== run A ==
==> flow/design.v (excerpt) <==
module SystolicCore(
	input clk,
	input rst,
	input start,
	input mode_conv_mm,
	input isac,
	input isrelu,
	input isbn,
	input [22:0] dfsm_config,
	input all_data_rdy,
	input pe_config_1_1,
	input pe_config_1_2,
	input pe_config_1_3,
	input pe_config_2_1,
	input pe_config_2_2,
	input pe_config_2_3,
	input [7:0] data_horz_1_1,
	input [7:0] data_horz_1_2,
	input [7:0] data_horz_1_3,
	input [7:0] data_horz_2_1,
	input [7:0] data_horz_2_2,
	input [7:0] data_horz_2_3,
	input [7:0] data_obli_1,
	input [7:0] data_obli_2,
	input [7:0] data_obli_3,
	input [7:0] data_obli_4,
	input [7:0] data_obli_5,
	input [7:0] data_obli_6,
	input [15:0] data_bn_1,
	input [15:0] data_bn_2,
	input data_bn_en,
	output data_preread,
	output [7:0] dout_1_1,
	output [7:0] dout_1_2,
	output [7:0] dout_1_3,
	output [7:0] dout_1_4,
	output [7:0] dout_2_1,
	output [7:0] dout_2_2,
	output [7:0] dout_2_3,
	output [7:0] dout_2_4,
	output dout_en_1_1,
	output dout_en_1_2,
	output dout_en_1_3,
	output dout_en_1_4,
	output dout_en_2_1,
	output dout_en_2_2,
	output dout_en_2_3,
	output dout_en_2_4
);
clock: 2.23 ns
lec_check: 0
abc_area: 1
cap_margin: 20
cell_pad_in_sites_global_placement: 0
core_margin: 2
core_utilization: 71
cts_cluster_diameter: 103
cts_cluster_size: 77
gpl_routability_driven: 0
place_density_lb_addon: 0.01
setup_slack_margin: 0.07
slew_margin: 20
tns_end_percent: 85
run.sh (not shown) runs the stock make flow with config.mk's settings and CLKGATE_MAP_FILE=.
Tool error ODB-0269 stopped run A during 5_1_grt; no final results.
> inputs changed (run A -> run B)
- GPL_ROUTABILITY_DRIVEN no longer set, was 0
- CORE_UTILIZATION now 72, was 71
- CTS_CLUSTER_SIZE now 75, was 77
- CTS_CLUSTER_DIAMETER no longer set, was 103
- SETUP_SLACK_MARGIN no longer set, was 0.07
- PLACE_DENSITY_LB_ADDON now 0.24, was 0.01
- the clock period (ns, I/O delays scaled along) now 6.84, was 2.23
## What came out
- Run B had finished all stages when the layout checks came back failing, citing setup timing.
- Going from run A to run B, number of buffers created by CTS increased by 113 relative to the old numbers; core area shows a reduction of 1.4%.
- Higher y dimension of the die goes to run A over run B.
- Between run A and run B, the number of enable-type register cells in the synthesized netlist figures differ only marginally.
- Between run B and run A, it is run B whose HPWL reported at the end of detailed placement is lower, by 7.4%.
Input changes introduced in run C (baseline for comparison: run B):
- TNS_END_PERCENT no longer set, was 85
- PLACE_DENSITY_LB_ADDON no longer set, was 0.24
- CELL_PAD_IN_SITES_GLOBAL_PLACEMENT no longer set, was 0
- CTS_CLUSTER_SIZE no longer set, was 75
- PLACE_DENSITY now 0.64, previously not set
- ABC_AREA no longer set, was 1
- the clock period (ns, I/O delays scaled along) now 7.93, was 6.84
[summary]
No crash in run C: every stage finished, but the layout fails its final checks due to setup timing. Changes observed in run C relative to run B: power moved down; adder-cell share of the synthesized area increased 2.0 points. Run C vs run B: chip area down in run C. Run C ends up with a total wire length after detailed routing that is 17% lower than in run B. Global routing usage summed across all routing layers delta for run C relative to run B: 2.8 points lower.
### run C -> run D
- an added ABC_AREA of 0
- a change of PLACE_DENSITY from 0.64 to 0.78
- an added SETUP_SLACK_MARGIN of 1.94
- a change of the clock period (ns, I/O delays scaled along) from 7.93 to 6.67
## What came out
[run D vs run C] final standard cell area without fillers: higher in run D
Layout checks on run D: not met. Flow itself completed; violations: setup timing.
Clock skew: run C and run D compared, higher one is run D
Side by side, share of total power in combinational logic turned out higher in run D than in run C.
As far as register fraction of the total cell area is concerned, run C and run D perform about the same.
For run D, the library cell contributing the largest single delay on the critical path was or4_4, unlike run C, where it was fa_1.
Diff run C -> run D: initial antenna violation count now sits higher, wire length of the first global-routing pass now sits higher.
When run D is set beside run C, its routed wire length turns out to be about 0.8% larger.

SystolicCore again, from the RTL that the note above started with.
==> flow/design.v (excerpt) <==
module SystolicCore(
	input clk,
	input rst,
	input start,
	input mode_conv_mm,
	input isac,
	input isrelu,
	input isbn,
	input [22:0] dfsm_config,
	input all_data_rdy,
	input pe_config_1_1,
	input pe_config_1_2,
	input pe_config_1_3,
	input pe_config_2_1,
	input pe_config_2_2,
	input pe_config_2_3,
	input [7:0] data_horz_1_1,
	input [7:0] data_horz_1_2,
	input [7:0] data_horz_1_3,
	input [7:0] data_horz_2_1,
	input [7:0] data_horz_2_2,
	input [7:0] data_horz_2_3,
	input [7:0] data_obli_1,
	input [7:0] data_obli_2,
	input [7:0] data_obli_3,
	input [7:0] data_obli_4,
	input [7:0] data_obli_5,
	input [7:0] data_obli_6,
	input [15:0] data_bn_1,
	input [15:0] data_bn_2,
	input data_bn_en,
	output data_preread,
	output [7:0] dout_1_1,
	output [7:0] dout_1_2,
	output [7:0] dout_1_3,
	output [7:0] dout_1_4,
	output [7:0] dout_2_1,
	output [7:0] dout_2_2,
	output [7:0] dout_2_3,
	output [7:0] dout_2_4,
	output dout_en_1_1,
	output dout_en_1_2,
	output dout_en_1_3,
	output dout_en_1_4,
	output dout_en_2_1,
	output dout_en_2_2,
	output dout_en_2_3,
	output dout_en_2_4
);
	parameter nCols = 4;
	parameter nRows = 3;
	parameter iWidth = 8;
	parameter oWidth = 8;
	parameter DFSM_MAX_nPERIOD = 512;
	parameter DFSM_MAX_nLMAC = 3072;
	parameter DFSM_MAX_nSHFT = 3;
	logic A_1, A_2, A_3, A_4;
	logic B_1, B_2, B_3, B_4;
	logic C_1, C_2, C_3, C_4;
	logic D_1, D_2, D_3, D_4;
	logic E_1, E_2, E_3, E_4;
  ...
make LEC_CHECK=0 ABC_AREA=1 CAP_MARGIN=20 CELL_PAD_IN_SITES_GLOBAL_PLACEMENT=0 CORE_MARGIN=2 CORE_UTILIZATION=72 CTS_CLUSTER_SIZE=93 HOLD_SLACK_MARGIN=0.29 PLACE_DENSITY_LB_ADDON=0.24 SETUP_SLACK_MARGIN=-0.26 SLEW_MARGIN=20 TNS_END_PERCENT=85 finish   # period 6.57 ns
The first run completed and failed the layout checks on negative setup slack.
==> next run, changes <==
ABC_AREA = default   (was 1)
CELL_PAD_IN_SITES_GLOBAL_PLACEMENT = default   (was 0)
CTS_CLUSTER_DIAMETER = 195   (was default)
CTS_CLUSTER_SIZE = 10   (was 93)
PLACE_DENSITY = 0.6   (was default)
PLACE_DENSITY_LB_ADDON = default   (was 0.24)
SETUP_SLACK_MARGIN = 1.09   (was -0.26)
TNS_END_PERCENT = default   (was 85)
The new run finished with negative setup slack left.
Global-route usage came out lower by 4.6 points.
Worst hold slack got worse by 0.0044 ns.
Setup slack got worse by 0.31 ns.
Synthesized area came out lower by 7.4%.
==> next run, changes <==
CORE_UTILIZATION = 45   (was 72)
CTS_CLUSTER_DIAMETER = default   (was 195)
CTS_CLUSTER_SIZE = default   (was 10)
HOLD_SLACK_MARGIN = default   (was 0.29)
SETUP_SLACK_MARGIN = default   (was 1.09)
clock period = 12.0 ns   (was 6.57 ns; I/O delays follow)
The changed run produced a clean layout.
Final area decreases by 2.5%.
Wire length decreases by 2.5%.
Synthesized area stays the same.
Clock power fell by about 34%.
==> next run, changes <==
CORE_UTILIZATION = 65   (was 45)
PLACE_DENSITY = default   (was 0.6)
clock period = 6.14 ns   (was 12.0 ns; I/O delays follow)
The changed run produced a layout that fails on negative setup slack.
Worst setup slack got worse by 2.6 ns.
Non-clock buffer count rises by 488.
Routed wire length rises by 0.86%.
Power rises by 94%.
Cell count falls by 3.2%.
Combinational power rises by 130%.

Starting RTL as in the previous note.
Design SystolicCore, start of the top module:
module SystolicCore(
	input clk,
	input rst,
	input start,
	input mode_conv_mm,
	input isac,
	input isrelu,
	input isbn,
	input [22:0] dfsm_config,
	input all_data_rdy,
	input pe_config_1_1,
	input pe_config_1_2,
	input pe_config_1_3,
	input pe_config_2_1,
	input pe_config_2_2,
	input pe_config_2_3,
	input [7:0] data_horz_1_1,
	input [7:0] data_horz_1_2,
	input [7:0] data_horz_1_3,
	input [7:0] data_horz_2_1,
	input [7:0] data_horz_2_2,
	input [7:0] data_horz_2_3,
	input [7:0] data_obli_1,
	input [7:0] data_obli_2,
	input [7:0] data_obli_3,
	input [7:0] data_obli_4,
	input [7:0] data_obli_5,
	input [7:0] data_obli_6,
	input [15:0] data_bn_1,
	input [15:0] data_bn_2,
	input data_bn_en,
	output data_preread,
	output [7:0] dout_1_1,
	output [7:0] dout_1_2,
	output [7:0] dout_1_3,
	output [7:0] dout_1_4,
	output [7:0] dout_2_1,
	output [7:0] dout_2_2,
	output [7:0] dout_2_3,
	output [7:0] dout_2_4,
	output dout_en_1_1,
	output dout_en_1_2,
	output dout_en_1_3,
	output dout_en_1_4,
	output dout_en_2_1,
	output dout_en_2_2,
	output dout_en_2_3,
	output dout_en_2_4
);
	parameter nCols = 4;
	parameter nRows = 3;
	parameter iWidth = 8;
	parameter oWidth = 8;
	parameter DFSM_MAX_nPERIOD = 512;
	parameter DFSM_MAX_nLMAC = 3072;
	parameter DFSM_MAX_nSHFT = 3;
	logic A_1, A_2, A_3, A_4;
	logic B_1, B_2, B_3, B_4;
	logic C_1, C_2, C_3, C_4;
	logic D_1, D_2, D_3, D_4;
	logic E_1, E_2, E_3, E_4;
	logic F_1, F_2, F_3, F_4;
	logic G_1, G_2, G_3, G_4;
	logic H_1, H_2, H_3, H_4;
	logic dfsm_data_en_1, dfsm_data_en_2, dfsm_data_en_3, dfsm_data_en_4;
	logic start_bypass_1, start_bypass_2, start_bypass_3, start_bypass_4;
	logic array_data_en;
	always@(posedge clk) begin
		if (~rst) begin
			array_data_en <= 0;
		end
		else begin
			array_data_en <= data_preread;
		end
	end
  ...
clock: 6.69 ns
lec_check: 0
abc_area: 1
cap_margin: 20
cell_pad_in_sites_global_placement: 0
core_margin: 2
core_utilization: 72
cts_cluster_size: 74
hold_slack_margin: 0.29
place_density_lb_addon: 0.24
setup_slack_margin: -0.12
slew_margin: 20
tns_end_percent: 85
The baseline ran to the end with violations: negative setup slack.
Rerun with:
Settings changed: CORE_UTILIZATION 72 to 71, CTS_CLUSTER_DIAMETER set to 103, CTS_CLUSTER_SIZE 74 to 77, GPL_ROUTABILITY_DRIVEN set to 0, HOLD_SLACK_MARGIN 0.29 to not set, PLACE_DENSITY_LB_ADDON 0.24 to not set, SETUP_SLACK_MARGIN -0.12 to not set.
Clock period 6.69 ns to 2.23 ns, I/O delays scaled along.
After rerunning:
- The new run died in 5_1_grt
- die area grows by 1.4%
- synthesized area does not change
- synthesized cell count stays the same
Power is estimated from default activity; no workload was simulated.
